==> run a <==
==> flow/design.v <==
module pwmblink(
    input  logic clk,
    input  logic rst,
    output logic RGB_R,
    output logic RGB_B,
    output logic RGB_G
);
    parameter CLKMAX = 12000000;  
    logic [31:0] counter;
    logic [8:0] x;  
    logic [7:0] sharktooth;  
    logic [7:0] red;
    logic [7:0] green;
    logic [7:0] blue;
    always_ff @(posedge clk) begin
        if (rst) begin
            counter <= 0;
            x <= 0;
            sharktooth <= 0;
        end else begin
        if (counter >= CLKMAX/360) begin
            counter <= 0;
            if (x >= 359) begin
                x <= 0;
            end
            else begin
                x <= x + 1;
            end
            end
        else begin
            counter <= counter + 1;
        end
        sharktooth <= sharktooth + 1;
        end
    end
    always_comb begin
        if(x < 60) begin
            green = 255*x/60;
            blue = 0;
            red  = 255;
        end else if (x < 120) begin
            green = 255;
            blue = 0;
            red  = 255 - 255*(x-60)/60;
        end else if (x < 180) begin
            green = 255;
            blue = 255*(x-120)/60;
            red  = 0;
        end else if (x < 240) begin
            green = 255 - 255*(x-180)/60;
            blue = 255;
            red  = 0;
        end else if (x < 300) begin
            green = 0;
            blue = 255;
            red  = 255*(x-240)/60;
        end else begin
            green = 0;
            blue = 255 - 255*(x-300)/60;
            red  = 255;
        end
    end
    assign {RGB_R, RGB_G, RGB_B} = {sharktooth < red, sharktooth < green, sharktooth < blue};
endmodule
==> flow/run.sh <==
#!/bin/bash
# the make line also repeats each setting of config.mk as NAME=value (left out here)
make -C /OpenROAD-flow-scripts/flow DESIGN_CONFIG=/design/flow/config.mk WORK_HOME=/design/flow/orfs CLKGATE_MAP_FILE= finish
==> flow/config.mk <==
export PLATFORM = sky130hd
export DESIGN_NAME = pwmblink
export DESIGN_NICKNAME = pwmblink
export VERILOG_FILES = /design/flow/design.v
export SDC_FILE = /design/flow/constraint.sdc
export NUM_CORES = 4
export LEC_CHECK = 0
export CAP_MARGIN = 5
export CORE_MARGIN = 2
export CORE_UTILIZATION = 68
export CTS_CLUSTER_DIAMETER = 351
export CTS_CLUSTER_SIZE = 40
export SETUP_SLACK_MARGIN = -0.28
export SLEW_MARGIN = 20
==> flow/constraint.sdc <==
create_clock -name core_clock -period 15.1 [get_ports {clk}]
set_input_delay 3.0200 -clock core_clock [delete_from_list [all_inputs] [get_ports {clk}]]
set_output_delay 3.0200 -clock core_clock [all_outputs]
set_load 0.01 [all_outputs]
==> run b (differences from run a) <==
Settings changed: ABC_AREA from default to 1, CAP_MARGIN 5 to 0, CORE_UTILIZATION 68 to 72, CTS_CLUSTER_DIAMETER 351 to default, CTS_CLUSTER_SIZE 40 to 10, PLACE_DENSITY from default to 0.42, SETUP_SLACK_MARGIN -0.28 to default, TNS_END_PERCENT from default to 5.
==> flow/constraint.sdc (replaced) <==
create_clock -name core_clock -period 27.2 [get_ports {clk}]
set_input_delay 5.4400 -clock core_clock [delete_from_list [all_inputs] [get_ports {clk}]]
set_output_delay 5.4400 -clock core_clock [all_outputs]
set_load 0.01 [all_outputs]
==> run c (differences from run a) <==
Settings changed: CAP_MARGIN 5 to 20, CTS_CLUSTER_DIAMETER 351 to default, CTS_CLUSTER_SIZE 40 to default, SETUP_SLACK_MARGIN -0.28 to default.
==> flow/constraint.sdc (replaced) <==
create_clock -name core_clock -period 16.2 [get_ports {clk}]
set_input_delay 3.2400 -clock core_clock [delete_from_list [all_inputs] [get_ports {clk}]]
set_output_delay 3.2400 -clock core_clock [all_outputs]
set_load 0.01 [all_outputs]
==> qor summary <==
item	run b	run c	run a
Outcome	complete, no violations	complete, no violations	stopped before the end
Failing step	-	-	global routing (5_1_grt)
Total wire length after detailed routing	55600 um	59200 um	-
Worst-path cell with the longest stage delay	sky130_fd_sc_hd__dfxtp_1	sky130_fd_sc_hd__fa_1	-
Fraction of power spent switching nets	58.1%	55.5%	-
Remaining max-slew budget at the tightest pin	24.3%	28.1%	-
Final count of pins violating max slew	0	0	-
Util after Layout	75.2%	78.5%	-
R2r worst-path depth	7	12	-
IR Drop Worst-Case VDD	33.6 uV	69.5 uV	-
Worst EP arrival	13.83 ns	12.68 ns	-
Logic area	14900 sq um	16300 sq um	-
# setup viols final	0	0	-
Power of the sequential group	76.5 uW	127 uW	-
Number of multi-input logic gates	1894	1725	-
DRC	0	0	-
Post-DR wirelength/cell	19.0 um	21.5 um	-
Cells after DPL	2912	2715	3066
Area of all placed cells without fillers	18900 sq um	21000 sq um	-
Number of nets with antenna violations after routing	0	0	-
Per-instance average area after synthesis	7.10 sq um	8.16 sq um	8.16 sq um
Sequential fraction of the synthesis area	5.33%	5.32%	5.32%


==> trial 98 <==
RTL: the design.v shown in full above, as it stands there.
export LEC_CHECK = 0
export ABC_AREA = 1
export CAP_MARGIN = 25
export CELL_PAD_IN_SITES_DETAIL_PLACEMENT = 2
export CELL_PAD_IN_SITES_GLOBAL_PLACEMENT = 1
export CORE_ASPECT_RATIO = 0.85
export CORE_MARGIN = 2
export CORE_UTILIZATION = 28
export CTS_CLUSTER_DIAMETER = 87
export GPL_ROUTABILITY_DRIVEN = 0
export GPL_TIMING_DRIVEN = 0
export MAX_ROUTING_LAYER = met4
export MIN_ROUTING_LAYER = met2
export SLEW_MARGIN = 40
create_clock -name core_clock -period 21.5 [get_ports {clk}]
run.sh (not shown) runs the stock make flow with config.mk's settings and CLKGATE_MAP_FILE=.
==> trial 97 (differences from trial 98) <==
- ABC_AREA: 1 -> not set
- CAP_MARGIN: 25 -> 20
- CELL_PAD_IN_SITES_DETAIL_PLACEMENT: 2 -> not set
- CELL_PAD_IN_SITES_GLOBAL_PLACEMENT: 1 -> not set
- CORE_ASPECT_RATIO: 0.85 -> not set
- CORE_UTILIZATION: 28 -> 68
- CTS_CLUSTER_DIAMETER: 87 -> not set
- GPL_ROUTABILITY_DRIVEN: 0 -> not set
- GPL_TIMING_DRIVEN: 0 -> not set
- MAX_ROUTING_LAYER: met4 -> not set
- MIN_ROUTING_LAYER: met2 -> not set
- SLEW_MARGIN: 40 -> 20
==> flow/constraint.sdc (replaced) <==
create_clock -name core_clock -period 24.2 [get_ports {clk}]
set_input_delay 4.8400 -clock core_clock [delete_from_list [all_inputs] [get_ports {clk}]]
set_output_delay 4.8400 -clock core_clock [all_outputs]
set_load 0.01 [all_outputs]
==> run notes <==
The run finished with no timing, DRC or antenna violations. For the insertion delay at the late pin of the worst-skew pair, the log shows 0.29 ns. The startpoint identified for the worst hold timing path is counter[15]. The count of inverters other than clock inverters in the layout was 433. Summing all multiplexer cells gives an area fraction of 1.487%. Measured on the final layout, buffering overhead outside the clock network stands at 0.8444%.

The run gives 24.50 mm for the wire length on met2. The logs give 20.79 mm for the met1 layer wirelength in the final routing and 86.09 mm for the first-pass GRT wire length.
-- figures above: trial 97

==> run notes <==
The maximum fanout count along the critical path is 16, and the met1 layer wirelength in the final routing is 0 um. The flow ran to the end and the layout has no timing, DRC or antenna violations. Measured on the final layout, buffering overhead outside the clock network stands at 1.399%. The clock reaches the later pin of the worst-skew pair after 0.32 ns.

For reference, the mux area share after synthesis is 0.05436%. The tools report the critical hold path startpoint as counter[14]. The total met3 wirelength after detailed routing was 30.77 mm; the reported clock group power was 0.0908 mW.

The clock net sink count was 49; the first-pass GRT wire length was 112.3 mm. The overall routing resource usage was 34.51%; the count of inverters other than clock inverters in the layout was 630.
-- figures above: trial 98



==> inputs of build 2 <==
Starts from the design.v that is shown in full above.
make LEC_CHECK=0 CAP_MARGIN=20 CELL_PAD_IN_SITES_DETAIL_PLACEMENT=2 CORE_ASPECT_RATIO=0.85 CORE_MARGIN=2 CORE_UTILIZATION=25 GPL_TIMING_DRIVEN=0 MIN_ROUTING_LAYER=met1 SETUP_SLACK_MARGIN=5.0 SLEW_MARGIN=20 finish   # period 34.5 ns
==> build 15: changes against build 2 <==
CAP_MARGIN = 5   (was 20)
CELL_PAD_IN_SITES_DETAIL_PLACEMENT = default   (was 2)
CORE_ASPECT_RATIO = default   (was 0.85)
CORE_UTILIZATION = 70   (was 25)
CTS_CLUSTER_DIAMETER = 341   (was default)
GPL_TIMING_DRIVEN = default   (was 0)
MIN_ROUTING_LAYER = default   (was met1)
SETUP_SLACK_MARGIN = default   (was 5.0)
==> flow/constraint.sdc (replaced) <==
create_clock -name core_clock -period 13.8 [get_ports {clk}]
set_input_delay 2.7600 -clock core_clock [delete_from_list [all_inputs] [get_ports {clk}]]
set_output_delay 2.7600 -clock core_clock [all_outputs]
set_load 0.01 [all_outputs]
==> build 40: changes against build 2 <==
CELL_PAD_IN_SITES_DETAIL_PLACEMENT = 0   (was 2)
CORE_UTILIZATION = 69   (was 25)
GPL_TIMING_DRIVEN = 1   (was 0)
SETUP_SLACK_MARGIN = 4.48   (was 5.0)
==> flow/constraint.sdc (replaced) <==
create_clock -name core_clock -period 17.6 [get_ports {clk}]
set_input_delay 3.5200 -clock core_clock [delete_from_list [all_inputs] [get_ports {clk}]]
set_output_delay 3.5200 -clock core_clock [all_outputs]
set_load 0.01 [all_outputs]
==> summary of the runs <==
Build 40 went through all stages and came out clean. Build 15 died in global routing on GRT-0116. Build 2 finished with timing, DRC and antenna clean.
In build 2 the first-iteration DRC count is lower than in build 40, by 36%.
Of build 40 and build 2, build 40 has the higher core utilization (gap 55 points).
In build 2 the worst setup slack is higher than in build 40, by 6.8 ns.
Between build 40 and build 2, the lower die area is in build 40 (gap about 60%, measured against build 2).


==> job 3216: inputs <==
RTL: the design.v shown in full above, as it stands there.
make LEC_CHECK=0 CAP_MARGIN=20 CORE_MARGIN=2 CORE_UTILIZATION=72 CTS_CLUSTER_DIAMETER=324 MAX_ROUTING_LAYER=met4 PLACE_DENSITY_LB_ADDON=0.2 SETUP_SLACK_MARGIN=4.54 SLEW_MARGIN=20 TNS_END_PERCENT=5 finish   # period 31.8 ns
==> job 1914: changes against job 3216 <==
==> flow/config.mk (replaced) <==
export PLATFORM = sky130hd
export DESIGN_NAME = pwmblink
export DESIGN_NICKNAME = pwmblink
export VERILOG_FILES = /design/flow/design.v
export SDC_FILE = /design/flow/constraint.sdc
export NUM_CORES = 4
export LEC_CHECK = 0
export CAP_MARGIN = 20
export CORE_MARGIN = 2
export CORE_UTILIZATION = 40
export SLEW_MARGIN = 20
==> flow/constraint.sdc (replaced) <==
create_clock -name core_clock -period 24.2 [get_ports {clk}]
set_input_delay 4.8400 -clock core_clock [delete_from_list [all_inputs] [get_ports {clk}]]
set_output_delay 4.8400 -clock core_clock [all_outputs]
set_load 0.01 [all_outputs]
==> job 8980: changes against job 3216 <==
==> flow/config.mk (replaced) <==
export PLATFORM = sky130hd
export DESIGN_NAME = pwmblink
export DESIGN_NICKNAME = pwmblink
export VERILOG_FILES = /design/flow/design.v
export SDC_FILE = /design/flow/constraint.sdc
export NUM_CORES = 4
export LEC_CHECK = 0
export ABC_AREA = 1
export CAP_MARGIN = 20
export CORE_MARGIN = 2
export CORE_UTILIZATION = 72
export CTS_CLUSTER_DIAMETER = 382
export CTS_CLUSTER_SIZE = 97
export PLACE_DENSITY = 0.38
export SETUP_SLACK_MARGIN = 0.94
export SLEW_MARGIN = 20
export TNS_END_PERCENT = 10
==> flow/constraint.sdc (replaced) <==
create_clock -name core_clock -period 13.5 [get_ports {clk}]
set_input_delay 2.7000 -clock core_clock [delete_from_list [all_inputs] [get_ports {clk}]]
set_output_delay 2.7000 -clock core_clock [all_outputs]
set_load 0.01 [all_outputs]
==> impl_metrics.toml <==
# physical design summary
[sta]
setup_slack_ps = -669
setup-violations-final = 3

[outcome]
status = "complete, but fails checks"
failed_checks = "setup timing"

[detailed_routing]
wl_met1_mm = 22.2
vias = 18700

[critical_path]
cp.depth = 85
arrival_ps = 11470
cp_max_fo = 5

[power_and_ir_drop]
internal_power_mw = 0.887
# the run above: job 8980

==> impl_metrics.toml <==
# physical design summary
[detailed_routing]
met2_length_mm = 24.5
wl_met1_mm = 20.8
vias = 16900

[placed_design]
placed_cell_area_um2 = 18800

[sta]
worst_slew_pin_slew_ps = 1110
setup_slack_ps = 9480
setup-violations-final = 0

[power_and_ir_drop]
internal_power_mw = 0.319
p_leak_nw = 9.03
power.switching_mw = 0.387

[outcome]
status = "timing/DRC/antenna clean"

[critical_path]
cp.depth = 43
arrival_ps = 15960
cp_max_fo = 19

[layout]
fill_cells = 1841
dominant_cells = "logic gates"
# the run above: job 3216

==> impl_metrics.toml <==
# physical design summary
[critical_path]
arrival_ps = 15740
cp.depth = 44
cp_max_fo = 14

[detailed_routing]
wl_met1_mm = 24.3
vias = 16200

[power_and_ir_drop]
ir_drop_v = 0.0000332
internal_power_mw = 0.407

[outcome]
status = "timing/DRC/antenna clean"

[sta]
setup_slack_ps = 3620

[synthesis]
synthMuxAreaShare = 0.0149
ys_sh_xor = 0.0724

[job]
warnings = 65

[layout]
comb.multi_input.count = 1725
# the run above: job 1914

Power figures rest on the tool's default switching activity, not on a simulated workload.
